File: design/flow/run.sh
#!/bin/bash
# the make line also repeats each setting of config.mk as NAME=value (left out here)
make -C /OpenROAD-flow-scripts/flow DESIGN_CONFIG=/design/flow/config.mk WORK_HOME=/design/flow/orfs CLKGATE_MAP_FILE= finish
File: design/flow/config.mk
export PLATFORM = sky130hd
export DESIGN_NAME = Cordic_Machine
export DESIGN_NICKNAME = Cordic_Machine
export VERILOG_FILES = /design/flow/design.v
export SDC_FILE = /design/flow/constraint.sdc
export NUM_CORES = 4
export LEC_CHECK = 0
export CAP_MARGIN = 20
export CORE_MARGIN = 2
export CORE_UTILIZATION = 50
export CTS_CLUSTER_SIZE = 58
export SETUP_SLACK_MARGIN = -0.43
export SLEW_MARGIN = 20
File: design/flow/constraint.sdc
create_clock -name core_clock -period 4.21 [get_ports {clock_pulse}]
set_input_delay 0.8420 -clock core_clock [delete_from_list [all_inputs] [get_ports {clock_pulse}]]
set_output_delay 0.8420 -clock core_clock [all_outputs]
set_load 0.01 [all_outputs]
File: design/flow/design.v
`timescale 1ns / 1ps
module Cordic_Machine(clock_pulse, reset, x_input, y_input, z_input, x_output, y_output, z_output, flag);
	input clock_pulse;
	input reset;  
	parameter fractional_bit = 22;
	parameter iteration_number = 22;
	input signed [fractional_bit+2:0] x_input;
	input signed [fractional_bit+2:0] y_input;
	input signed [fractional_bit+2:0] z_input;
	output signed [fractional_bit+2:0] x_output;
	output signed [fractional_bit+2:0] y_output;
	output signed [fractional_bit+2:0] z_output;
	output flag;  
	reg signed [fractional_bit+2:0] x_temp_result;
	reg signed [fractional_bit+2:0] y_temp_result;
	reg signed [fractional_bit+2:0] z_temp_result;
	reg [5:0] counter;  
	wire signed [fractional_bit+2:0] LUT_Atan [0:iteration_number];
	assign LUT_Atan[00] = 25'b000_0010000000000000000000;    
	assign LUT_Atan[01] = 25'b000_0001001011100100000000;   
	assign LUT_Atan[02] = 25'b000_0000100111111011001110;  
	assign LUT_Atan[03] = 25'b000_0000010100010001000100;
	assign LUT_Atan[04] = 25'b000_0000001010001011000011;
	assign LUT_Atan[05] = 25'b000_0000000101000101110101;
	assign LUT_Atan[06] = 25'b000_0000000010100010111101;
	assign LUT_Atan[07] = 25'b000_0000000001010001011111;
	assign LUT_Atan[08] = 25'b000_0000000000101000101111;
	assign LUT_Atan[09] = 25'b000_0000000000010100010111;
	assign LUT_Atan[10] = 25'b000_0000000000001010001011;
	assign LUT_Atan[11] = 25'b000_0000000000000101000101;
	assign LUT_Atan[12] = 25'b000_0000000000000010100010;
	assign LUT_Atan[13] = 25'b000_0000000000000001010001;
	assign LUT_Atan[14] = 25'b000_0000000000000000101000;
	assign LUT_Atan[15] = 25'b000_0000000000000000010100;
	assign LUT_Atan[16] = 25'b000_0000000000000000001010;
	assign LUT_Atan[17] = 25'b000_0000000000000000000101;
	assign LUT_Atan[18] = 25'b000_0000000000000000000010;
	assign LUT_Atan[19] = 25'b000_0000000000000000000001;
	assign LUT_Atan[20] = 25'b000_0000000000000000000000;
	assign LUT_Atan[21] = 25'b000_0000000000000000000000;
	assign LUT_Atan[22] = 25'b000_0000000000000000000000;
	always @(posedge clock_pulse) 
		begin
			if (reset)
				begin
					counter <= 0;
				end
			else if (counter == 0) 
				begin
					x_temp_result <= x_input;
					y_temp_result <= y_input;
					z_temp_result <= z_input;
					counter <= counter +1;
				end
			else 
				begin
					x_temp_result <= z_temp_result[fractional_bit+2] ? x_temp_result + (y_temp_result >>> (counter-1))
																					 : x_temp_result - (y_temp_result >>> (counter-1));
					y_temp_result <= z_temp_result[fractional_bit+2] ? y_temp_result - (x_temp_result >>> (counter-1))
																					 : y_temp_result + (x_temp_result >>> (counter-1));
					z_temp_result <= z_temp_result[fractional_bit+2] ? z_temp_result + LUT_Atan[counter-1]
																					 : z_temp_result - LUT_Atan[counter-1];
					counter <= (counter + 1) % (iteration_number);
				end
		end
	assign flag  = (counter == iteration_number-1) ? 1: 0;
	assign x_output = x_temp_result;
	assign y_output = y_temp_result;
	assign z_output = z_temp_result;
endmodule
==> run notes, run 1 <==
Item: results of the latest flow run.

- In the floorplan report the effective utilization is 0.510.
- The via count of the first global-routing pass is between 15,000 and 20,000.
- The flow ran to the end, but the layout failed its checks.
- The number of max-cap violations is 0.
- The average via count per standard cell is around 6.4.
- The tightest min-delay check is of the flop to flop type.
- The post-placement setup slack is -1.61 ns.
- By area the synthesized netlist is led by edfxtp_1, ha_1, mux4_2.
- The root buffer cell is clkbuf_16.
- The global-route wire length before repair is between 80,000 and 90,000 µm.
- The final critical-path required period is about 5.8 ns.
- The dominant combinational cell family by area after synthesis is AND-OR/OR-AND gates.
- The initial detailed-routing violation count is between 2,000 and 3,000.
- In this run the vertical extent of the chip is 162 µm.
- The setup TNS after final layout is -57.56 ns.
- The placer congestion estimate is ~1.0.
- The synthesis area per yosys is 12,400 µm².
- A clean result was blocked by negative setup slack.
- The first detailed-routing pass took 8 iterations.
- The most numerous cell on the critical path is a21o_1.
- In the routed design, unresolved DRC markers number 0.
- The cell type of the slowest stage on the worst timing path is a2111oi_4.
- The area of the mapped netlist is between 10,000 and 15,000 µm².
- edfxtp_1 takes more of the synthesized area than any other cell.
- The final net count is roughly 2,300.
- The latest clock arrival within the worst-skew pair is 0.37 ns.
- The setup path with the least slack is of type flop to flop.
- The number of buffers inserted by port buffering is about 150.
- The floorplan step set the die width to 162 µm.
- The buffer-and-inverter tally for the worst setup path is 3.
- The number of distinct library cells after synthesis is 112.
- The worst setup path is captured at a flop.
- The post-route utilization of the core is recorded as 0.806.
- The number of buffers added to fix hold violations after cts is 0.
- The end point of the critical path is x_temp_result[24].
- The portion of the post-synthesis area used by sequential elements is 0.191.
- The HPWL after detailed placement is roughly 43,000 µm.
- Each instance of the synthesized netlist takes up on average slightly above 8 µm².
- The final hold violation count recorded for this run is 0.
- The number of antenna violations at the first check in global routing is 0.
- Warnings reported by Yosys during synthesis add up to 1.
- The instance count of the mapped netlist is 1,507.
- Pin placement for this block handled around 150 I/O pins.
- The H-tree was split into 3 levels.
- The die covers about 26,000 µm².
- The depth of the worst register-to-register path is 24.
- Counting flops with a built-in enable in the synthesized netlist gives 75.
- The number of warnings in the stage logs is 35.
- The report lists the cells along the critical path as clkinvlp_4 > ha_4 > buf_4 > mux4_2 > a2111oi_4 > a211o_1 > a222oi_1 > buf_4 > a311oi_2 > nor4b_4 > a21oi_1 > xnor2_1 > ha_1 > a21o_1 > a21o_1 > a21o_1 > a221oi_4 > a21oi_2 > nor2b_4 > a2111oi_4 > o21bai_1 > a21oi_2 > xnor2_1 > o21ai_1.
- For reference, the final report shows the max-slew violation count at 0.
- For this sky-water flow run, the detailed-routed wirelength per cell is reported as ~24 µm.
- Compared with the post-synthesis result, the final layout area differs by 58.2%.
- Setup repair after global routing could not meet its margin everywhere.
- The required time of the worst setup path is about 4.3 ns.
- After global routing the overflow that remains totals 0.
- The share of synthesized area in the top cell type comes to 0.181.
- The number of cells on the worst hold path is 3.
- Looking at the reg2reg group, the worst path starts from counter[0].
- The worst hold path terminates at z_temp_result[0].
- Per the OpenROAD timing report, the critical path contains 24 cells.
- For reference, the placement row count at floorplan is ~57.
- In this run the standard cell core region covers 24,400 µm².
- The register bit total from synthesis is between 80 and 90.
- The net count after synthesis is around 1,700.
- The adder-cell share of the synthesized area is 0.0902.
- The worst relative slew slack is 0.526.
- The CTS sink count is just over 80.
- The most used standard cell by instance count after synthesis is nand2_1.
- Per the synth stats, the flop cell with the highest instance count is edfxtp_1.
- The fraction of registers with async set or reset after synthesis is 0.
- The count of nets left with antenna violations after detail routing is 0.
- The number of cell instances after yosys synthesis is about 1,500.
- Clock skew on the completed layout was measured at between 0.015 and 0.02 ns.
- The clock passes through at most 2 buffers.
- The commonest cells after synthesis are nand2_1, a21oi_1, nor2_1.
- After filler insertion, the fill cell instance count of the layout stands at between 1,000 and 1,500.
- The total inserted antenna cells is 0.
- Based on the critical path, the design can be clocked at up to about 170 MHz.
- The share of the synthesized netlist area taken by xor and xnor gates is 0.102.
- The kind of launch point of the worst setup path is a flop.
- The via count is roughly 16,000.
- TritonCTS built the clock tree.
- The register-to-register setup slack is -1.61 ns.
- The cell type group with the largest total delay on the critical path is AND-OR/OR-AND gates.
- The post-synthesis share of cell area spent on and-or and or-and gates is 0.261.
- Total global-route track usage over all layers is 0.420.
- The largest net degree at the start of global routing is 33.
- The clock-pin slew on the worst setup and hold paths is approximately 0.08 ns.
- The mux cell area share after synthesis is 0.118.
- The setup slack after layout is -1.61 ns.
- Looking at hold timing, the worst path starts from z_temp_result[0].
- The highest fanout seen on the critical path is 9.
- In this run, the synthesized area fraction spent on and/or/nand/nor cells is recorded as 0.184.
- The sum of routed wire length over all layers is a little under 60,000 µm.
- The timing report gives the biggest stage delay along the critical path as 0.41 ns.
- The most critical setup path has its startpoint at counter[0].
- The arrival time reported for the critical path endpoint is slightly below 6 ns.
- The post-route clock period utilization is 1.38.
- Buffers inserted during clock tree synthesis total 9.
- The endpoint of the most critical register-to-register path is x_temp_result[24].
- For the pin with the worst max-slew slack, the measured transition is 0.711 ns.
- The number of setup violations in the final report is 64.
## per-stage QoR
step                      hold WS [ns]  cell area, µm²  std cells
after floorplan                  0.710           12900       1507
after global placement           0.657           18300       2422
after detailed placement         0.678           18300       2422
after CTS                        0.695           19100       2459
after global routing             0.754           19700       2487
final                            0.692           19700       2487
## routing by layer
| metal | up-vias | part of all wire | track usage | wire length, µm |
|---|---|---|---|---|
| met4 | 0 | 0.049 | 0.166 | 2930 |
| met2 | 1230 | 0.46 | 0.692 | 27200 |
| li1 | 6955 | - | - | - |
| met1 | 7573 | 0.39 | 0.554 | 23000 |
| met3 | 254 | 0.11 | 0.0700 | 6280 |
| met5 | - | 0 | 0 | 0 |
## what timing repair did
action                     4_1_cts  5_1_grt
cloned                           0        1
gates resized                   70       73
setup endpoints to repair       53       58
buffers inserted                22       28
pin swaps                       39       54
## cell type report
class,count,area [µm²],share of cell area
clock inverter,7,105,0.00534
clock buffer,9,225,0.0115
tap,324,405,0.0206
sequential,81,2380,0.121
inverter,43,165,0.00840
multi-input combinational,1293,10300,0.525
timing repair buffer,730,6070,0.309
==> run 2: changes to the inputs <==
CORE_UTILIZATION = 72   (was 50)
CTS_CLUSTER_DIAMETER = 352   (was unset)
CTS_CLUSTER_SIZE = 24   (was 58)
PLACE_DENSITY_LB_ADDON = 0.25   (was unset)
SETUP_SLACK_MARGIN = 0.78   (was -0.43)
clock period = 4.14 ns   (was 4.21 ns; I/O delays follow)
==> run 2 against run 1 <==
Net effect: the flow now stops in 3_5_place_dp; synthesized cell count unchanged; synthesized area unchanged; die size decreased by 30%.
==> run notes, run 2 <==
Implementation status.

- The main area contributors are edfxtp_1, ha_1, mux4_2.
- The tool reported: "[ERROR DPL-0038] Utilization greater than 100%, impossible to legalize".
- The horizontal extent of the die was 135 µm (-16%).
- The standard-cell row count is 48 (-16%).
- The synthesis area per yosys is 12,400 µm² (unchanged).
- The run stopped with a tool error.
- The floorplan die area is 18,300 µm² (-30%).
- The area of the mapped netlist is 12,400 µm² (unchanged).
- The instance count of the mapped netlist is 1,507 (unchanged).
- The initial cell density of the core is 0.726 (+0.217).
- The mux cell area share after synthesis is 0.118 (unchanged).
- The post-synthesis share of cell area spent on and-or and or-and gates was 0.261 (unchanged).
- Ranked by instance count, the synthesized netlist is headed by nand2_1, a21oi_1, nor2_1.
- The total of warnings raised by yosys is 1 (unchanged).
- The number of synthesized flops with an enable pin was 75 (unchanged).
- The number of distinct library cells after synthesis is 112 (unchanged).
- Among the non-sequential cells, AND-OR/OR-AND gates take the most area.
- It got as far as 3_5_place_dp and failed there.
- The area share of the leading cell type in the synthesized netlist is 0.181 (unchanged).
- The area share of and/or/nand/nor cells after synthesis was 0.184 (unchanged).
- The floorplan net count is 1,671 (unchanged).
- The number of cell instances after yosys synthesis is 1,507 (unchanged).
- The number of buffers inserted by port buffering is 152 (unchanged).
- The synthesized design spends more area on one cell type than any other, namely edfxtp_1.
- The most used standard cell by instance count after synthesis is nand2_1.
- The fraction of registers with async set or reset after synthesis came to 0 (unchanged).
- The register bit total from synthesis came to 81 (unchanged).
- The placer congestion estimate is 1.30 (+24%).
- The vertical die dimension was 135 µm (-16%).
- The adder-cell share of the synthesized area is 0.0902 (unchanged).
- The placeable core area is 17,100 µm² (-30%).
- The share of the synthesized netlist area taken by xor and xnor gates was 0.102 (unchanged).
- The portion of the post-synthesis area used by sequential elements is 0.191 (unchanged).
- The post-synthesis area per instance came to 8.25 µm² (unchanged).
- The most instantiated flip-flop cell in the synthesis netlist is edfxtp_1.
- The count of pins on the block boundary was 153 (unchanged).
run 2: through the flow:
stage,setup slack [ns]
global placement,-1.23
floorplan,-1.93
==> run 3: changes to the inputs <==
CELL_PAD_IN_SITES_DETAIL_PLACEMENT = 1   (was unset)
CELL_PAD_IN_SITES_GLOBAL_PLACEMENT = 1   (was unset)
CORE_ASPECT_RATIO = 0.56   (was unset)
CORE_UTILIZATION = 58   (was 72)
CTS_CLUSTER_DIAMETER = unset   (was 352)
CTS_CLUSTER_SIZE = unset   (was 24)
GPL_ROUTABILITY_DRIVEN = 1   (was unset)
GPL_TIMING_DRIVEN = 0   (was unset)
MIN_ROUTING_LAYER = met2   (was unset)
PLACE_DENSITY_LB_ADDON = 0.2   (was 0.25)
SETUP_SLACK_MARGIN = 1.28   (was 0.78)
SLEW_MARGIN = 30   (was 20)
TNS_END_PERCENT = 65   (was unset)
clock period = 6.0 ns   (was 4.14 ns; I/O delays follow)
==> run 3 against run 2 <==
Net effect: the run fails in 3_3_place_gp; synthesized cell count stayed put; synthesized area unchanged; die size rose by 24%.
==> run notes, run 3 <==
Implementation status.

- The synthesis area per yosys is 12,400 µm² (unchanged).
- The count of pins on the block boundary is 153 (unchanged).
- The vertical die dimension is 114 µm (-16%).
- The adder-cell share of the synthesized area is 0.0902 (unchanged).
- Grouping non-sequential cells by family puts the most area in AND-OR/OR-AND gates.
- The share of the synthesized netlist area taken by xor and xnor gates was 0.102 (unchanged).
- The number of distinct library cells after synthesis came to 112 (unchanged).
- The horizontal extent of the die came to 200 µm (+47%).
- The placeable core area came to 21,200 µm² (+24%).
- The post-synthesis share of cell area spent on and-or and or-and gates was 0.261 (unchanged).
- The total of warnings raised by yosys came to 1 (unchanged).
- The most frequently used library cell after synthesis is nand2_1.
- The standard-cell row count is 40 (-17%).
- The area share of the leading cell type in the synthesized netlist is 0.181 (unchanged).
- The area of the mapped netlist is 12,400 µm² (unchanged).
- The post-synthesis area per instance is 8.25 µm² (unchanged).
- The register bit total from synthesis is 81 (unchanged).
- The area share of and/or/nand/nor cells after synthesis is 0.184 (unchanged).
- The failing step is 3_3_place_gp.
- The number of cell instances after yosys synthesis is 1,507 (unchanged).
- The synthesis report lists the most area-consuming cells as edfxtp_1, ha_1, mux4_2.
- The number of synthesized flops with an enable pin came to 75 (unchanged).
- The portion of the post-synthesis area used by sequential elements is 0.191 (unchanged).
- The mux cell area share after synthesis is 0.118 (unchanged).
- The first error in the log reads "[ERROR FLW-0024] Place density exceeds 1.0 (current PLACE_DENSITY_LB_ADDON =  0.2). Please check if the value of  PLACE_DENSITY_LB_ADDON is between 0 and 0.99".
- The flow did not finish.
- The fraction of registers with async set or reset after synthesis was 0 (unchanged).
- The floorplan die area is 22,700 µm² (+24%).
- Yosys reports that the most numerous cell types are nand2_1, a21oi_1, nor2_1.
- The cell type with the largest total area is edfxtp_1.
- The floorplan net count is 1,671 (unchanged).
- The instance count of the mapped netlist is 1,507 (unchanged).
- The initial cell density of the core is 0.586 (-0.140).
- The most instantiated flip-flop cell in the synthesis netlist is edfxtp_1.
==> run 4: changes to the inputs <==
CELL_PAD_IN_SITES_DETAIL_PLACEMENT = 2   (was 1)
CELL_PAD_IN_SITES_GLOBAL_PLACEMENT = 2   (was 1)
CORE_ASPECT_RATIO = 1.5   (was 0.56)
CORE_UTILIZATION = 40   (was 58)
GPL_ROUTABILITY_DRIVEN = unset   (was 1)
MIN_ROUTING_LAYER = unset   (was met2)
PLACE_DENSITY_LB_ADDON = 0.19   (was 0.2)
SETUP_SLACK_MARGIN = 0.77   (was 1.28)
SLEW_MARGIN = 20   (was 30)
TNS_END_PERCENT = unset   (was 65)
==> run 4 against run 3 <==
Net effect: the run fails in 4_1_cts; synthesized area unchanged; synthesized cell count stayed put; die size grew 44%.
==> run notes, run 4 <==
Implementation status.

- The cell type that accounts for the most area after synthesis is edfxtp_1.
- The fraction of registers with async set or reset after synthesis is 0 (unchanged).
- The number of buffers inserted by port buffering is between 150 and 200.
- The area share of the leading cell type in the synthesized netlist came to 0.181 (unchanged).
- The horizontal extent of the die is 148 µm (-26%).
- The floorplan die area is 32,500 µm² (+44%).
- The standard-cell row count is 79 (+98%).
- The placeable core area came to 30,800 µm² (+45%).
- The total of warnings raised by yosys is 1 (unchanged).
- The post-placement setup slack is -1.86 ns.
- The post-placement cell area is between 10,000 and 15,000 µm².
- The floorplan net count is 1,671 (unchanged).
- At the end of routability-driven placement, the weighted congestion stood at roughly 1.1.
- The detailed placer's ending HPWL is between 50,000 and 60,000 µm.
- The number of distinct library cells after synthesis is 112 (unchanged).
- The count of placed standard cells including taps is between 2,000 and 2,500.
- The post-synthesis area per instance came to 8.25 µm² (unchanged).
- The area share of and/or/nand/nor cells after synthesis is 0.184 (unchanged).
- The synthesis area per yosys is 12,400 µm² (unchanged).
- The most instantiated flip-flop cell in the synthesis netlist is edfxtp_1.
- The portion of the post-synthesis area used by sequential elements was 0.191 (unchanged).
- The number of cell instances after yosys synthesis is 1,507 (unchanged).
- By area the synthesized netlist is led by edfxtp_1, ha_1, mux4_2.
- The initial cell density of the core is 0.403 (-0.183).
- Among the non-sequential cells, AND-OR/OR-AND gates take the most area.
- The flow did not finish.
- The register bit total from synthesis is 81 (unchanged).
- The first error in the log reads "[ERROR DPL-0033] detailed placement checks failed during check placement".
- The mux cell area share after synthesis is 0.118 (unchanged).
- The failing step is 4_1_cts.
- The instance count of the mapped netlist is 1,507 (unchanged).
- The share of the synthesized netlist area taken by xor and xnor gates came to 0.102 (unchanged).
- By count the netlist is led by nand2_1, a21oi_1, nor2_1.
- Looking at the gate-level netlist, the highest instance count belongs to nand2_1.
- The number of synthesized flops with an enable pin is 75 (unchanged).
- The post-synthesis share of cell area spent on and-or and or-and gates is 0.261 (unchanged).
- The vertical die dimension came to 220 µm (+94%).
- The count of pins on the block boundary was 153 (unchanged).
- The adder-cell share of the synthesized area is 0.0902 (unchanged).
- The area of the mapped netlist came to 12,400 µm² (unchanged).
==> run 4: per-stage QoR <==
stage	utilization	TNS, ns
3_3_place_gp	0.482	-47.73
2_1_floorplan	-	-0.0741
3_5_place_dp	0.484	-48.80
==> run 5: changes to the inputs <==
ABC_AREA = 1   (was unset)
CAP_MARGIN = 15   (was 20)
CELL_PAD_IN_SITES_GLOBAL_PLACEMENT = 1   (was 2)
CORE_ASPECT_RATIO = 0.63   (was 1.5)
CORE_MARGIN = 5   (was 2)
CORE_UTILIZATION = 66   (was 40)
GPL_ROUTABILITY_DRIVEN = 0   (was unset)
GPL_TIMING_DRIVEN = 1   (was 0)
HOLD_SLACK_MARGIN = -0.08   (was unset)
MAX_ROUTING_LAYER = met4   (was unset)
MIN_ROUTING_LAYER = met2   (was unset)
PLACE_DENSITY_LB_ADDON = 0.13   (was 0.19)
SETUP_SLACK_MARGIN = 0.47   (was 0.77)
TNS_END_PERCENT = 25   (was unset)
==> run 5 against run 4 <==
Net effect: the run fails in 3_1_place_gp_skip_io; die size is 33% lower; synthesized cell count is 39% higher; synthesized area is 0.96% higher.
==> run notes, run 5 <==
Implementation status.

- For this run the top cell type by instance count after synthesis was nand2_1.
- The area of the mapped netlist is 12,600 µm² (+0.96%).
- The area share of and/or/nand/nor cells after synthesis came to 0.436 (+0.251).
- The number of distinct library cells after synthesis came to 54 (-52%).
- The horizontal extent of the die is 184 µm (+24%).
- The total of warnings raised by yosys is 1 (unchanged).
- The placeable core area was 18,900 µm² (-39%).
- The fraction of registers with async set or reset after synthesis is 0 (unchanged).
- The register bit total from synthesis is 81 (unchanged).
- The area share of the leading cell type in the synthesized netlist is 0.204 (+0.0231).
- The number of cell instances after yosys synthesis is 2,099 (+39%).
- The flow did not finish.
- The floorplan net count was 2,263 (+35%).
- The post-synthesis share of cell area spent on and-or and or-and gates is 0.126 (-0.135).
- The share of the synthesized netlist area taken by xor and xnor gates is 0.0706 (-0.0318).
- The number of synthesized flops with an enable pin came to 75 (unchanged).
- The synthesis area per yosys is 12,600 µm² (+0.96%).
- The synthesis run shows the most used standard cells to be nand2_1, nand3_1, inv_1.
- The adder-cell share of the synthesized area came to 0.0885 (-0.00165).
- The post-synthesis area per instance is 5.98 µm² (-28%).
- The floorplan die area came to 21,900 µm² (-33%).
- The mux cell area share after synthesis is 0 (-0.118).
- The dominant combinational cell family by area after synthesis is simple AND/OR/NAND/NOR gates.
- After synthesis, the cell types taking the most area are nand2_1, edfxtp_1, nand3_1.
- According to the logs, the last stage reached was 3_1_place_gp_skip_io.
- The vertical die dimension is 119 µm (-46%).
- The most instantiated flip-flop cell in the synthesis netlist is edfxtp_1.
- Per the synthesis report, the dominant area consumer among library cells is nand2_1.
- The instance count of the mapped netlist was 2,099 (+39%).
- The portion of the post-synthesis area used by sequential elements is 0.189 (-0.00181).
- The first error in the log reads "[ERROR FLW-0024] Place density exceeds 1.0 (current PLACE_DENSITY_LB_ADDON =  0.13). Please check if the value of  PLACE_DENSITY_LB_ADDON is between 0 and 0.99".
- The initial cell density of the core was 0.665 (+0.262).
- The standard-cell row count was 40 (-49%).
==> run 6: changes to the inputs <==
ABC_AREA = unset   (was 1)
CAP_MARGIN = 20   (was 15)
CELL_PAD_IN_SITES_DETAIL_PLACEMENT = unset   (was 2)
CELL_PAD_IN_SITES_GLOBAL_PLACEMENT = unset   (was 1)
CORE_ASPECT_RATIO = unset   (was 0.63)
CORE_MARGIN = 2   (was 5)
CORE_UTILIZATION = 52   (was 66)
GPL_ROUTABILITY_DRIVEN = unset   (was 0)
GPL_TIMING_DRIVEN = unset   (was 1)
HOLD_SLACK_MARGIN = unset   (was -0.08)
MAX_ROUTING_LAYER = unset   (was met4)
MIN_ROUTING_LAYER = unset   (was met2)
PLACE_DENSITY_LB_ADDON = unset   (was 0.13)
SETUP_SLACK_MARGIN = unset   (was 0.47)
TNS_END_PERCENT = unset   (was 25)
clock period = 3.59 ns   (was 6.0 ns; I/O delays follow)
==> run 6 against run 5 <==
Net effect: the flow stops in 5_1_grt; die size grew 15%; synthesized cell count decreased by 28%; synthesized area decreased by 0.95%.
==> run notes, run 6 <==
Implementation status.

- The run stopped with a tool error.
- The stage where the run came to a stop is 5_1_grt.
- The first error in the log reads "[ERROR GRT-0232] Routing congestion too high. Check the congestion heatmap in the GUI".
- The vertical die dimension came to 159 µm (+33%).
- The placer congestion estimate is about 1.1.
- For this run, the leading register cell type out of synthesis is edfxtp_1.
- The synthesis area per yosys is 12,400 µm² (-0.95%).
- The initial cell density of the core was 0.530 (-0.136).
- The count of placed standard cells including taps is ~2,500.
- The number of buffers added by the clock tree synthesis step is 9.
- Before CTS, the worst setup slack after placement is -2.15 ns.
- The floorplan die area came to 25,200 µm² (+15%).
- The number of buffers inserted by port buffering is about 150.
- The mux cell area share after synthesis was 0.118 (+0.118).
- The root buffer cell is clkbuf_16.
- The portion of the post-synthesis area used by sequential elements was 0.191 (+0.00181).
- For this run the aggregate overflow at the end of global routing stands at about 70.
- The floorplan net count is 1,671 (-26%).
- The number of distinct library cells after synthesis was 112 (+110%).
- The standard-cell row count is 56 (+40%).
- The fraction of registers with async set or reset after synthesis is 0 (unchanged).
- For reference, the top cells by area after synthesis are edfxtp_1, ha_1, mux4_2.
- The total of warnings raised by yosys is 1 (unchanged).
- Detailed placement ended at an HPWL of between 40,000 and 50,000 µm.
- The instance count of the mapped netlist came to 1,507 (-28%).
- The dominant combinational cell family by area after synthesis is AND-OR/OR-AND gates.
- The placeable core area was 23,500 µm² (+24%).
- The register bit total from synthesis is 81 (unchanged).
- The maximum number of buffers from clock root to sink is 2.
- The number of cell instances after yosys synthesis was 1,507 (-28%).
- The share of the synthesized netlist area taken by xor and xnor gates is 0.102 (+0.0318).
- The post-synthesis area per instance is 8.25 µm² (+38%).
- The cell type with the largest total area is edfxtp_1.
- The CTS sink count is just over 80.
- In the global route stage, overall resource usage came out at 0.757.
- The number of synthesized flops with an enable pin is 75 (unchanged).
- The area share of and/or/nand/nor cells after synthesis is 0.184 (-0.251).
- The count of pins on the block boundary is ~150.
- The area share of the leading cell type in the synthesized netlist came to 0.181 (-0.0231).
- Sorting the synthesis cell report by count puts at the top nand2_1.
- In this run the number of H-tree levels came out at 3.
- The horizontal extent of the die is 159 µm (-14%).
- The number of buffers added to fix hold violations after cts is 0.
- The post-synthesis share of cell area spent on and-or and or-and gates is 0.261 (+0.135).
- The adder-cell share of the synthesized area came to 0.0902 (+0.00165).
- The area of the mapped netlist is 12,400 µm² (-0.95%).
- Yosys reports that the most numerous cell types are nand2_1, a21oi_1, nor2_1.
## run 6: metal layers
metal | GRT overflow | track usage
met2 | 28 | 0.919
met1 | 1 | 0.761
met4 | 39 | 0.748
met3 | 2 | 0.594
met5 | 0 | 0.375
## run 6: stage by stage
| step | instance area (µm²) |
|---|---|
| 2_1_floorplan | 12900 |
| 4_1_cts | 20400 |
| 3_5_place_dp | 18700 |
| 3_3_place_gp | 18700 |
## run 6: repair_timing
action / 4_1_cts
setup endpoints to repair: 77
pin swaps: 153
setup buffers: 75
resized: 181
gates cloned: 3
==> run 7: changes to the inputs <==
ABC_AREA = 0   (was unset)
CAP_MARGIN = 40   (was 20)
CORE_UTILIZATION = 72   (was 52)
CTS_CLUSTER_DIAMETER = 337   (was unset)
CTS_CLUSTER_SIZE = 21   (was unset)
PLACE_DENSITY_LB_ADDON = 0.08   (was unset)
SETUP_SLACK_MARGIN = 1.33   (was unset)
clock period = 4.45 ns   (was 3.59 ns; I/O delays follow)
==> run 7 against run 6 <==
Net effect: synthesized area unchanged; the run fails in 3_5_place_dp; die size shrank 27%; synthesized cell count stayed put.
==> run notes, run 7 <==
Implementation status.

- The portion of the post-synthesis area used by sequential elements is 0.191 (unchanged).
- Of the combinational cells, the family taking the most area is AND-OR/OR-AND gates.
- The placeable core area is 17,100 µm² (-27%).
- The most used standard cell by instance count after synthesis is nand2_1.
- The adder-cell share of the synthesized area is 0.0902 (unchanged).
- The main area contributors are edfxtp_1, ha_1, mux4_2.
- The flow stopped in 3_5_place_dp.
- Per the synth stats, the flop cell with the highest instance count is edfxtp_1.
- The count of pins on the block boundary was 153 (unchanged).
- The flow did not finish.
- The mux cell area share after synthesis is 0.118 (unchanged).
- The area of the mapped netlist is 12,400 µm² (unchanged).
- The floorplan net count is 1,671 (unchanged).
- The area share of and/or/nand/nor cells after synthesis is 0.184 (unchanged).
- The number of distinct library cells after synthesis came to 112 (unchanged).
- The total of warnings raised by yosys is 1 (unchanged).
- The synthesis area per yosys is 12,400 µm² (unchanged).
- The initial cell density of the core is 0.726 (+0.197).
- The area share of the leading cell type in the synthesized netlist is 0.181 (unchanged).
- By count the netlist is led by nand2_1, a21oi_1, nor2_1.
- The first error in the log reads "[ERROR DPL-0038] Utilization greater than 100%, impossible to legalize".
- The vertical die dimension is 135 µm (-15%).
- The register bit total from synthesis was 81 (unchanged).
- The cell type with the largest total area is edfxtp_1.
- The standard-cell row count is 48 (-14%).
- The post-synthesis share of cell area spent on and-or and or-and gates is 0.261 (unchanged).
- The fraction of registers with async set or reset after synthesis is 0 (unchanged).
- The horizontal extent of the die is 135 µm (-15%).
- The post-synthesis area per instance is 8.25 µm² (unchanged).
- The placer congestion estimate is 1.37 (+28%).
- The floorplan die area came to 18,300 µm² (-27%).
- The share of the synthesized netlist area taken by xor and xnor gates is 0.102 (unchanged).
- The number of synthesized flops with an enable pin is 75 (unchanged).
- The number of cell instances after yosys synthesis is 1,507 (unchanged).
- The number of buffers inserted by port buffering is 152 (unchanged).
- The instance count of the mapped netlist was 1,507 (unchanged).
[run 7: metrics by stage]
stage | setup slack [ns] | hold WS [ns] | instances | area [µm²] | setup TNS [ns]
floorplan | -1.62 | 0.710 | 1507 | 12900 | -47.17
global placement | -0.922 | 0.658 | 2298 | 18000 | -27.13
==> run 8: changes to the inputs <==
CAP_MARGIN = 20   (was 40)
CORE_UTILIZATION = 58   (was 72)
CTS_CLUSTER_DIAMETER = unset   (was 337)
CTS_CLUSTER_SIZE = 39   (was 21)
HOLD_SLACK_MARGIN = -0.09   (was unset)
PLACE_DENSITY_LB_ADDON = unset   (was 0.08)
SETUP_SLACK_MARGIN = -0.05   (was 1.33)
clock period = 4.98 ns   (was 4.45 ns; I/O delays follow)
==> run 8 against run 7 <==
Net effect: the run fails in 5_1_grt; synthesized cell count unchanged; die size increased by 23%; synthesized area unchanged.
==> run notes, run 8 <==
Implementation status.

- The number of distinct library cells after synthesis was 112 (unchanged).
- The placeable core area came to 21,000 µm² (+23%).
- The vertical die dimension is 150 µm (+11%).
- The cell type with the largest total area is edfxtp_1.
- The count of placed standard cells including taps is approximately 2,300.
- The register bit total from synthesis is 81 (unchanged).
- The area share of the leading cell type in the synthesized netlist is 0.181 (unchanged).
- The area share of and/or/nand/nor cells after synthesis came to 0.184 (unchanged).
- The post-placement setup slack is -0.762 ns.
- The CTS sink count is just over 80.
- The instance count of the mapped netlist is 1,507 (unchanged).
- The post-placement cell area is between 15,000 and 20,000 µm².
- The placer congestion estimate is 1.11 (-19%).
- The number of cell instances after yosys synthesis was 1,507 (unchanged).
- After global routing the overflow that remains totals 10.
- The initial cell density of the core is 0.591 (-0.135).
- The mux cell area share after synthesis is 0.118 (unchanged).
- For reference, the top cells by area after synthesis are edfxtp_1, ha_1, mux4_2.
- The count of pins on the block boundary was 153 (unchanged).
- The number of buffers inserted by port buffering is 152 (unchanged).
- The number of buffers added by the clock tree synthesis step is 9.
- The total of warnings raised by yosys was 1 (unchanged).
- The most common cell in the synthesized netlist is nand2_1.
- The first error in the log reads "[ERROR GRT-0232] Routing congestion too high. Check the congestion heatmap in the GUI".
- The synthesis area per yosys is 12,400 µm² (unchanged).
- The horizontal extent of the die is 150 µm (+11%).
- The floorplan net count is 1,671 (unchanged).
- The adder-cell share of the synthesized area was 0.0902 (unchanged).
- The standard-cell row count is 53 (+10%).
- The commonest cells after synthesis are nand2_1, a21oi_1, nor2_1.
- The most instantiated flip-flop cell in the synthesis netlist is edfxtp_1.
- Per the CTS log, the root buffer master is clkbuf_16.
- The floorplan die area is 22,600 µm² (+23%).
- The number of levels the H-tree was split into is 3.
- The post-synthesis share of cell area spent on and-or and or-and gates was 0.261 (unchanged).
- The dominant combinational cell family by area after synthesis is AND-OR/OR-AND gates.
- The flow halted during 5_1_grt.
- The detailed placer's ending HPWL is around 40,000 µm.
- The portion of the post-synthesis area used by sequential elements is 0.191 (unchanged).
- Counting along the longest clock path gives a buffer depth of 2.
- The post-synthesis area per instance was 8.25 µm² (unchanged).
- The number of synthesized flops with an enable pin is 75 (unchanged).
- The area of the mapped netlist is 12,400 µm² (unchanged).
- The flow did not finish.
- The fraction of registers with async set or reset after synthesis came to 0 (unchanged).
- For this run, the total global-route usage over all layers was measured as 0.659.
- The share of the synthesized netlist area taken by xor and xnor gates is 0.102 (unchanged).
==> run 8: routing by layer <==
metal / GRT overflow / track usage
met1: 0 / 0.684
met2: 6 / 0.879
met3: 0 / 0.431
met4: 4 / 0.609
met5: 0 / 0.102
==> run 8: through the flow <==
step / TNS (ns) / util / hold WS, ns
floorplan: -19.41 / - / 0.710
detailed placement: -13.64 / 0.842 / 0.719
CTS: -9.39 / 0.894 / 0.736
global placement: -8.28 / 0.842 / 0.656
==> run 8: what timing repair did <==
| action | CTS |
|---|---|
| buffers inserted | 52 |
| pin swaps | 69 |
| hold buffers | 0 |
| setup endpoints to repair | 37 |
| gates cloned | 1 |
| resized | 85 |
==> run 9: changes to the inputs <==
CORE_MARGIN = 5   (was 2)
CORE_UTILIZATION = 24   (was 58)
CTS_CLUSTER_DIAMETER = 114   (was unset)
CTS_CLUSTER_SIZE = unset   (was 39)
HOLD_SLACK_MARGIN = unset   (was -0.09)
SLEW_MARGIN = 40   (was 20)
==> run 9 against run 8 <==
Net effect: now fails the layout checks on negative setup slack; synthesized cell count is the same; die size grew 150%; synthesized area is the same.
==> run notes, run 9 <==
Item: results of the latest flow run.

- The flow ran to the end, but the layout failed its checks.
- Failing layout checks were recorded as negative setup slack.
- The number of cells on the worst hold path is 3.
- The CTS sink count is 81 (unchanged).
- The floorplan net count is 1,671 (unchanged).
- The final antenna diode tally reported by the flow is 0.
- The post-route clock period utilization is 1.13.
- The routed layout has ~15,000 vias.
- STA reports a reg2reg setup slack of -0.63 ns.
- The vertical die dimension was 238 µm (+58%).
- The multi-input combinational cells in the finished layout cover a total of 10,600 µm².
- The detailed placer's ending HPWL is 46,000 µm (+16%).
- Recorded from the global router log, the overflow total was 0.
- The number of levels the H-tree was split into is 3 (unchanged).
- The fraction of registers with async set or reset after synthesis was 0 (unchanged).
- The adder-cell share of the synthesized area is 0.0902 (unchanged).
- The DRC violation count after routing is 0.
- The final layout report lists a filler cell count of just over 5,000.
- The number of buffers added to fix hold violations after cts came to 0 (unchanged).
- In this run the worst setup path terminates at x_temp_result[24].
- The most instantiated flip-flop cell in the synthesis netlist is edfxtp_1.
- The script logs the mean routed wire length per placed instance as between 20 and 25 µm.
- In the final report, the number of endpoints failing setup comes to 37.
- The placeable core area was 51,300 µm² (+140%).
- The number of buffers inserted by port buffering was 152 (unchanged).
- The cell type of the slowest stage on the worst timing path is dfxtp_4.
- The portion of the post-synthesis area used by sequential elements is 0.191 (unchanged).
- The longest incremental delay of any stage on the critical path is reported as about 0.37 ns.
- The most used standard cell by instance count after synthesis is nand2_1.
- The largest net degree at the start of global routing is between 40 and 50.
- The worst setup path is launched from a flop.
- The average via count per standard cell is approximately 5.1.
- The maximum number of buffers from clock root to sink is 2 (unchanged).
- The commonest cells after synthesis are nand2_1, a21oi_1, nor2_1.
- The area share of the leading cell type in the synthesized netlist is 0.181 (unchanged).
- The data required time reported for the critical path is 5.12 ns.
- The clock tree skew after final layout is roughly 0.024 ns.
- The origin of the worst min-delay path is z_temp_result[0].
- The depth of the worst register-to-register path is 29.
- The final non-filler cell area is approximately 21,000 µm².
- The standard-cell row count was 83 (+57%).
- Hold-check failures listed in the final report amount to 0.
- The count of pins on the block boundary is 153 (unchanged).
- The buffer-and-inverter tally for the worst setup path is 6.
- The number of detailed-route iterations in the first pass is 6.
- The share of the synthesized netlist area taken by xor and xnor gates came to 0.102 (unchanged).
- The initial cell density of the core is 0.242 (-0.349).
- The mux cell area share after synthesis came to 0.118 (unchanged).
- Checking max transition, the worst relative margin is 0.478.
- At the end of the flow the core is filled with cells to 0.408.
- The via count of the first global-routing pass is 14,700.
- The dominant combinational cell family by area after synthesis is AND-OR/OR-AND gates.
- Setup repair after global routing could not meet its margin everywhere.
- The horizontal extent of the die was 238 µm (+58%).
- The worst setup path is captured at a flop.
- The number of distinct library cells after synthesis is 112 (unchanged).
- The number of cell instances after yosys synthesis came to 1,507 (unchanged).
- The tool flagged a number of max-cap violations equal to 0.
- At the end of the flow, the number of nets in the layout was 2,357.
- The count of placed standard cells including taps is 2,758 (+20%).
- The final max-slew violation count recorded for this run is 0.
- The register bit total from synthesis is 81 (unchanged).
- The number of warnings in the stage logs is 34.
- All stages included, the depth of the critical timing path comes to 29.
- Total global-route track usage over all layers is 0.199.
- The clock-pin slew on the worst setup and hold paths is about 0.090 ns.
- The worst hold path terminates at z_temp_result[0].
- The final critical-path required period is ~5.6 ns.
- The largest total area in the synthesized netlist belongs to edfxtp_1.
- The post-placement cell area is 18,600 µm² (+5.0%).
- The number of antenna violations at the first check in global routing is 0.
- The synthesis area per yosys is 12,400 µm² (unchanged).
- The latest clock arrival within the worst-skew pair is a little over 0.4 ns.
- The root buffer cell is clkbuf_16.
- The total of warnings raised by yosys is 1 (unchanged).
- The launch point of the critical path is counter[0].
- The violation tally recorded at the end of detailed-routing iteration 0 is ~1,000.
- The synthesis-to-layout area growth is 68.5%.
- The final instance count without filler cells is between 2,000 and 3,000.
- The area share of and/or/nand/nor cells after synthesis is 0.184 (unchanged).
- The count of nets left with antenna violations after detail routing is 0.
- The highest fanout seen on the critical path is 6.
- The setup slack after layout is -0.632 ns.
- The CTS tree is built.
- The number of buffers added by the clock tree synthesis step is 9 (unchanged).
- The placer congestion estimate came to 0.975 (-12%).
- The post-synthesis share of cell area spent on and-or and or-and gates was 0.261 (unchanged).
- The combined flip-flop and latch cell area is roughly 2400 µm².
- The reg-to-reg startpoint is counter[0].
- The setup TNS after final layout is -13.26 ns.
- The arrival time reported for the critical path endpoint is about 5.8 ns.
- The number of synthesized flops with an enable pin is 75 (unchanged).
- The timing report attributes the biggest portion of critical-path delay to AND-OR/OR-AND gates.
- The floorplan die area is 56,500 µm² (+150%).
- The most numerous cell on the critical path is a21o_1.
- The class of the most critical hold timing path is flop to flop.
- The measured slew at the worst slew-check pin is 0.782 ns.
- The endpoint identified for the worst register-to-register timing path is x_temp_result[24].
- By area the synthesized netlist is led by edfxtp_1, ha_1, mux4_2.
- The area of the mapped netlist is 12,400 µm² (unchanged).
- The sum of routed wire length over all layers is a little under 60,000 µm.
- The category of the critical setup timing path is flop to flop.
- The post-synthesis area per instance was 8.25 µm² (unchanged).
- The instance count of the mapped netlist is 1,507 (unchanged).
- The highest attainable clock frequency is ~180 MHz.
- The first global-routing pass estimated between 80,000 and 90,000 µm of wire.
[run 9: final cells by class]
class,instances,share of cell area
Clock inverter,7,0.00370
Multi-Input combinational cell,1293,0.508
Tap cell,680,0.0406
Clock buffer,9,0.0108
Inverter,43,0.00789
Sequential cell,81,0.114
Timing Repair Buffer,765,0.315
[run 9: what timing repair did]
| action | in CTS | in global routing |
|---|---|---|
| setup buffers | 61 | 58 |
| cloned | 3 | 2 |
| gates resized | 166 | 97 |
| pin swaps | 90 | 136 |
| setup endpoints to repair | 46 | 46 |
| hold endpoints to repair | 0 | 0 |
[run 9: metrics by stage]
step                worst slack (ns)  hold WS (ns)
floorplan                      -1.09         0.710
global placement              -0.954         0.663
detailed placement            -0.901         0.674
CTS                           -0.582         0.719
global route                  -0.880         0.744
finish                        -0.632         0.708
[run 9: layer usage]
metal | track usage | share of wire | vias up
li1 | - | - | 7017
met1 | 0.259 | 0.44 | 7146
met2 | 0.333 | 0.48 | 416
met3 | 0.0377 | 0.055 | 87
met4 | 0.0684 | 0.033 | 0
met5 | 0 | 0 | -
==> run 10: changes to the inputs <==
ABC_AREA = unset   (was 0)
CORE_MARGIN = 2   (was 5)
CORE_UTILIZATION = 66   (was 24)
CTS_CLUSTER_DIAMETER = 354   (was 114)
CTS_CLUSTER_SIZE = 61   (was unset)
HOLD_SLACK_MARGIN = -0.06   (was unset)
SETUP_SLACK_MARGIN = -0.39   (was -0.05)
SLEW_MARGIN = 20   (was 40)
TNS_END_PERCENT = 35   (was unset)
clock period = 5.09 ns   (was 4.98 ns; I/O delays follow)
==> run 10 against run 9 <==
Net effect: the run now fails in 4_1_cts; die size is 65% lower; synthesized area stayed put; synthesized cell count stayed put.
==> run notes, run 10 <==
Implementation status.

- The share of the synthesized netlist area taken by xor and xnor gates is 0.102 (unchanged).
- The number of buffers inserted by port buffering is 152 (unchanged).
- The horizontal extent of the die was 141 µm (-41%).
- The post-placement cell area is 17,400 µm² (-6.2%).
- The area share of the leading cell type in the synthesized netlist is 0.181 (unchanged).
- The standard-cell row count is 50 (-40%).
- The mux cell area share after synthesis came to 0.118 (unchanged).
- The area share of and/or/nand/nor cells after synthesis is 0.184 (unchanged).
- The detailed placer's ending HPWL is 45,600 µm (-0.84%).
- The register bit total from synthesis is 81 (unchanged).
- The initial cell density of the core is 0.669 (+0.427).
- The count of placed standard cells including taps is 2,238 (-19%).
- After synthesis, the cell types taking the most area are edfxtp_1, ha_1, mux4_2.
- The floorplan net count is 1,671 (unchanged).
- The instance count of the mapped netlist was 1,507 (unchanged).
- The number of synthesized flops with an enable pin is 75 (unchanged).
- The number of cell instances after yosys synthesis is 1,507 (unchanged).
- The tool reported: "[ERROR DPL-0038] Utilization greater than 100%, impossible to legalize".
- By area, the combinational part of the netlist is dominated by AND-OR/OR-AND gates.
- The fraction of registers with async set or reset after synthesis is 0 (unchanged).
- The portion of the post-synthesis area used by sequential elements came to 0.191 (unchanged).
- For this run the top cell type by instance count after synthesis was nand2_1.
- The post-synthesis share of cell area spent on and-or and or-and gates is 0.261 (unchanged).
- It got as far as 4_1_cts and failed there.
- After synthesis, the most frequently instantiated cells are nand2_1, a21oi_1, nor2_1.
- The total of warnings raised by yosys is 1 (unchanged).
- The count of pins on the block boundary came to 153 (unchanged).
- The placeable core area was 18,600 µm² (-64%).
- The synthesis area per yosys is 12,400 µm² (unchanged).
- The area of the mapped netlist is 12,400 µm² (unchanged).
- The floorplan die area is 20,000 µm² (-65%).
- The adder-cell share of the synthesized area was 0.0902 (unchanged).
- The run stopped with a tool error.
- The cell type with the largest total area is edfxtp_1.
- The number of distinct library cells after synthesis is 112 (unchanged).
- The most instantiated flip-flop cell in the synthesis netlist is edfxtp_1.
- The post-synthesis area per instance is 8.25 µm² (unchanged).
- The vertical die dimension is 141 µm (-41%).
- The placer congestion estimate is 1.38 (+41%).
-- run 10: metrics by stage --
step	worst slack, ns	hold slack (ns)	setup TNS, ns
after detailed placement	-0.880	0.730	-19.74
after global placement	-0.455	0.673	-6.60
after floorplan	-0.985	0.710	-15.53
==> run 11: changes to the inputs <==
CORE_UTILIZATION = 72   (was 66)
CTS_CLUSTER_DIAMETER = unset   (was 354)
CTS_CLUSTER_SIZE = 14   (was 61)
HOLD_SLACK_MARGIN = unset   (was -0.06)
PLACE_DENSITY_LB_ADDON = 0.25   (was unset)
SETUP_SLACK_MARGIN = -0.33   (was -0.39)
TNS_END_PERCENT = unset   (was 35)
clock period = 4.07 ns   (was 5.09 ns; I/O delays follow)
==> run 11 against run 10 <==
Net effect: the run fails in 3_5_place_dp; die size shrank 8.1%; synthesized area is the same; synthesized cell count stayed put.
==> run notes, run 11 <==
Implementation status.

- The run stopped with a tool error.
- The failing step is 3_5_place_dp.
- The first error in the log reads "[ERROR DPL-0038] Utilization greater than 100%, impossible to legalize".
- The fraction of registers with async set or reset after synthesis is 0 (unchanged).
- The number of cell instances after yosys synthesis is 1,507 (unchanged).
- The most used standard cell by instance count after synthesis is nand2_1.
- The instance count of the mapped netlist is 1,507 (unchanged).
- The total of warnings raised by yosys is 1 (unchanged).
- The portion of the post-synthesis area used by sequential elements was 0.191 (unchanged).
- Post-synth the commonest register cell is edfxtp_1.
- The vertical die dimension is 135 µm (-4.1%).
- The horizontal extent of the die is 135 µm (-4.1%).
- The number of distinct library cells after synthesis is 112 (unchanged).
- The count of pins on the block boundary is 153 (unchanged).
- The adder-cell share of the synthesized area came to 0.0902 (unchanged).
- Ranked by instance count, the synthesized netlist is headed by nand2_1, a21oi_1, nor2_1.
- The initial cell density of the core is 0.726 (+0.0572).
- The mux cell area share after synthesis is 0.118 (unchanged).
- The post-synthesis area per instance was 8.25 µm² (unchanged).
- Of the combinational cells, the family taking the most area is AND-OR/OR-AND gates.
- The floorplan die area is 18,300 µm² (-8.1%).
- The standard-cell row count is 48 (-4.0%).
- The number of synthesized flops with an enable pin came to 75 (unchanged).
- The area share of the leading cell type in the synthesized netlist is 0.181 (unchanged).
- The post-synthesis share of cell area spent on and-or and or-and gates is 0.261 (unchanged).
- The area share of and/or/nand/nor cells after synthesis is 0.184 (unchanged).
- The cell type that accounts for the most area after synthesis is edfxtp_1.
- The register bit total from synthesis came to 81 (unchanged).
- The placeable core area is 17,100 µm² (-7.9%).
- The floorplan net count is 1,671 (unchanged).
- The share of the synthesized netlist area taken by xor and xnor gates is 0.102 (unchanged).
- The area of the mapped netlist is 12,400 µm² (unchanged).
- By area the synthesized netlist is led by edfxtp_1, ha_1, mux4_2.
- The placer congestion estimate is 1.40 (+1.9%).
- The number of buffers inserted by port buffering is 152 (unchanged).
- The synthesis area per yosys is 12,400 µm² (unchanged).
-- run 11: per-stage QoR --
stage                   instances  instance area [µm²]  hold slack [ns]
after global placement       2307                18100            0.671
after floorplan              1507                12900            0.710
==> run 12: changes to the inputs <==
ABC_AREA = 1   (was unset)
CORE_UTILIZATION = 69   (was 72)
CTS_CLUSTER_DIAMETER = 329   (was unset)
CTS_CLUSTER_SIZE = 96   (was 14)
PLACE_DENSITY_LB_ADDON = unset   (was 0.25)
SETUP_SLACK_MARGIN = unset   (was -0.33)
clock period = 3.43 ns   (was 4.07 ns; I/O delays follow)
==> run 12 against run 11 <==
Net effect: the flow again stops in 3_5_place_dp; synthesized area increased by 0.96%; synthesized cell count up 39%; die size up 5.2%.
==> run notes, run 12 <==
Implementation status.

- The run stopped with a tool error.
- The failing step is 3_5_place_dp.
- The tool reported: "[ERROR DPL-0038] Utilization greater than 100%, impossible to legalize".
- The mux cell area share after synthesis is 0 (-0.118).
- The floorplan die area is 19,300 µm² (+5.2%).
- The dominant combinational cell family by area after synthesis is simple AND/OR/NAND/NOR gates.
- The count of pins on the block boundary was 153 (unchanged).
- The post-synthesis area per instance is 5.98 µm² (-28%).
- The area of the mapped netlist is 12,600 µm² (+0.96%).
- The area share of the leading cell type in the synthesized netlist is 0.204 (+0.0231).
- The number of buffers inserted by port buffering is 152 (unchanged).
- nand2_1 is the most common cell in the netlist.
- The most instantiated flip-flop cell in the synthesis netlist is edfxtp_1.
- The adder-cell share of the synthesized area is 0.0885 (-0.00165).
- The standard-cell row count is 49 (+2.1%).
- The register bit total from synthesis is 81 (unchanged).
- The vertical die dimension is 139 µm (+2.6%).
- The placer congestion estimate is 1.13 (-19%).
- The initial cell density of the core was 0.701 (-0.0252).
- In the post-synthesis netlist, the biggest area contributors are nand2_1, edfxtp_1, nand3_1.
- The number of synthesized flops with an enable pin is 75 (unchanged).
- The post-synthesis share of cell area spent on and-or and or-and gates is 0.126 (-0.135).
- The cell type with the largest total area is nand2_1.
- Ranked by instance count, the synthesized netlist is headed by nand2_1, nand3_1, inv_1.
- The total of warnings raised by yosys was 1 (unchanged).
- The fraction of registers with async set or reset after synthesis is 0 (unchanged).
- The instance count of the mapped netlist is 2,099 (+39%).
- The placeable core area is 17,900 µm² (+4.6%).
- The floorplan net count is 2,263 (+35%).
- The portion of the post-synthesis area used by sequential elements is 0.189 (-0.00181).
- The share of the synthesized netlist area taken by xor and xnor gates is 0.0706 (-0.0318).
- The number of cell instances after yosys synthesis is 2,099 (+39%).
- The horizontal extent of the die was 139 µm (+2.6%).
- The number of distinct library cells after synthesis is 54 (-52%).
- The synthesis area per yosys was 12,600 µm² (+0.96%).
- The area share of and/or/nand/nor cells after synthesis is 0.436 (+0.251).
[run 12: stage by stage]
stage / cells / hold WS [ns]
floorplan: 2099 / 0.714
global placement: 2911 / 0.686
==> run 13: changes to the inputs <==
CORE_UTILIZATION = 40   (was 69)
CTS_CLUSTER_DIAMETER = 274   (was 329)
CTS_CLUSTER_SIZE = 100   (was 96)
HOLD_SLACK_MARGIN = -0.02   (was unset)
PLACE_DENSITY = 0.9   (was unset)
SETUP_SLACK_MARGIN = -0.56   (was unset)
TNS_END_PERCENT = 40   (was unset)
clock period = 6.0 ns   (was 3.43 ns; I/O delays follow)
==> run 13 against run 12 <==
Net effect: the layout now fails its checks (negative setup slack); synthesized cell count is the same; die size rose by 70%; synthesized area is the same.
==> run notes, run 13 <==
Item: results of the latest flow run.

- The number of buffers inserted by port buffering is 152 (unchanged).
- The clock tree skew after final layout is about 0.012 ns.
- After routing the design area is between 10,000 and 15,000 µm².
- The final net count is 2,369.
- The post-route worst hold slack is 0.709 ns.
- The overflow left after global routing is 0.
- The share of the synthesized netlist area taken by xor and xnor gates is 0.0706 (unchanged).
- The worst relative slew slack is 0.371.
- The area share of and/or/nand/nor cells after synthesis is 0.436 (unchanged).
- The run finished, with violations left.
- The CTS tree is built.
- The horizontal extent of the die is 181 µm (+30%).
- The via count of the first global-routing pass is around 14,000.
- The global-route wire length before repair is approximately 66,000 µm.
- The class of the most critical hold timing path is flop to flop.
- The number of cells on the worst hold path is 3.
- The number of cell instances after yosys synthesis is 2,099 (unchanged).
- The worst setup path is captured at a flop.
- The origin of the worst min-delay path is z_temp_result[0].
- The placer congestion estimate was 1.16 (+2.3%).
- The synthesis area per yosys is 12,600 µm² (unchanged).
- The clock tree synthesis step divided the H-tree into 3 levels.
- The number of distinct library cells after synthesis is 54 (unchanged).
- The number of antenna violations at the first check in global routing came to 1.
- The portion of the post-synthesis area used by sequential elements was 0.189 (unchanged).
- The number of setup violations in the final report is 6.
- The placed instances occupy a cell area of roughly 14,000 µm².
- The final number of hold-violating endpoints is 0.
- After detailed routing, the number of vias per cell comes to approximately 5.8.
- The post-synthesis area per instance is 5.98 µm² (unchanged).
- The register bit total from synthesis is 81 (unchanged).
- The count of placed standard cells including taps is ~2,600.
- The number of max-cap violations is 0.
- The placeable core area is 30,700 µm² (+72%).
- Per the skew report, the later register of the worst-skew pair sees a clock latency of 0.37 ns.
- In this run the worst setup path begins at counter[1].
- The floorplan die area is 32,800 µm² (+70%).
- For the finished layout, the period the worst path requires is approximately 6 ns.
- The total of warnings raised by yosys is 1 (unchanged).
- The highest clock rate this design can be run at is about 160 MHz.
- For reference, the top cells by area after synthesis are nand2_1, edfxtp_1, nand3_1.
- The adder-cell share of the synthesized area is 0.0885 (unchanged).
- The maximum single-stage delay on the critical path is around 0.63 ns.
- After synthesis, the most frequently instantiated cells are nand2_1, nand3_1, inv_1.
- The largest net degree at the start of global routing is 89.
- The category of the critical setup timing path is flop to flop.
- The cell type with the largest total area is nand2_1.
- Of all nets on the critical path, the largest fanout is 22.
- The checks that failed were negative setup slack.
- The utilization after layout is 0.480.
- Setup repair after global routing could not meet its margin everywhere.
- The vertical die dimension was 181 µm (+30%).
- The synthesis-to-layout area growth is 17.5%.
- The clock-pin slew on the worst setup and hold paths is approximately 0.07 ns.
- The instance count of the mapped netlist came to 2,099 (unchanged).
- The final-layout fill cell count is 2,978.
- The number of warnings in the stage logs is 32.
- The standard-cell row count is 64 (+31%).
- The measured slew at the worst slew-check pin is 0.942 ns.
- The CTS sink count is 81.
- The most instantiated flip-flop cell in the synthesis netlist is edfxtp_1.
- The area share of the leading cell type in the synthesized netlist was 0.204 (unchanged).
- The final timing report gives a worst setup slack of -0.154 ns.
- The root buffer cell is clkbuf_16.
- The total setup buffers inserted after CTS is 0.
- The average routed wire per standard cell is between 15 and 20 µm.
- The most used standard cell by instance count after synthesis is nand2_1.
- The slowest stage of the critical path is the nand4_2 cell.
- STA classifies the critical path startpoint as a flop.
- The arrival time reported for the critical path endpoint is 6.27 ns.
- Nets still carrying antenna violations after routing amount to 0.
- The via count is 15,200.
- The fraction of registers with async set or reset after synthesis came to 0 (unchanged).
- Across all register-to-register paths, the minimum setup slack is -0.15 ns.
- The worst register-to-register path has a depth of 28.
- For the worst setup path, the data required time is 6.12 ns.
- The count of pins on the block boundary is 153 (unchanged).
- The number of detailed-route iterations in the first pass is 10.
- For the worst reg-to-reg path, the startpoint reported by OpenROAD is counter[1].
- The synthesis run identifies the leading combinational cell family as simple AND/OR/NAND/NOR gates.
- Once detailed placement completed, the half-perimeter wirelength came to approximately 32,000 µm.
- The timing report notes that buffer and inverter cells on the critical path total 3.
- The global router's overall resource usage is 0.243.
- CTS reports a maximum clock tree buffer depth of 2.
- Of the available clock period, the critical path in the final layout requires 1.03.
- The number of synthesized flops with an enable pin was 75 (unchanged).
- The mux cell area share after synthesis is 0 (unchanged).
- After the flow finishes, the layout carries non-filler instances totaling approximately 2,600.
- The number of buffers added by the clock tree synthesis step is 9.
- The worst hold endpoint is z_temp_result[0].
- The script parses the final routing iteration and logs DRC violations as 0.
- The total count of max-transition violations in the final report is 0.
- The post-synthesis share of cell area spent on and-or and or-and gates is 0.126 (unchanged).
- The cell type group with the largest total delay on the critical path is simple AND/OR/NAND/NOR gates.
- The endpoint of the most critical register-to-register path is x_temp_result[18].
- The initial detailed-routing violation count is ~2,100.
- The most critical setup path has its endpoint at x_temp_result[18].
- The area of the mapped netlist is 12,600 µm² (unchanged).
- The initial cell density of the core is 0.408 (-0.293).
- The floorplan net count is 2,263 (unchanged).
- The sum of routed wire length over all layers is roughly 42,000 µm.
- The timing report lists the critical path depth as 28 cells.
==> run 13: layout make-up <==
class                           count  area, µm²  share of cell area
Tap cell                          396        495              0.0336
Timing Repair Buffer              175       1750               0.119
Clock inverter                      6       43.8             0.00297
Inverter                          209        790              0.0535
Clock buffer                       10        229              0.0155
Multi-Input combinational cell   1729       9070               0.615
Sequential cell                    81       2370               0.161
Antenna cell                        1       2.50            0.000170
==> run 13: metal layers <==
metal | vias up | wire length, µm | global-route usage
met1 | 6793 | 16400 | 0.301
met5 | - | 0 | 0
li1 | 7208 | - | -
met2 | 981 | 18700 | 0.397
met3 | 235 | 4210 | 0.0460
met4 | 0 | 2320 | 0.133
==> run 13: repair_timing <==
item,CTS,global route
endpoints found under the setup margin,0,6
gates resized,0,4
hold buffers,0,0
==> run 13: stage by stage <==
step | setup WS [ns] | TNS (ns)
2_1_floorplan | 0.656 | 0
3_3_place_gp | 0.212 | 0
5_1_grt | -0.594 | -7.07
4_1_cts | -0.0209 | -0.0209
3_5_place_dp | 0.0321 | 0
6_report | -0.154 | -0.463
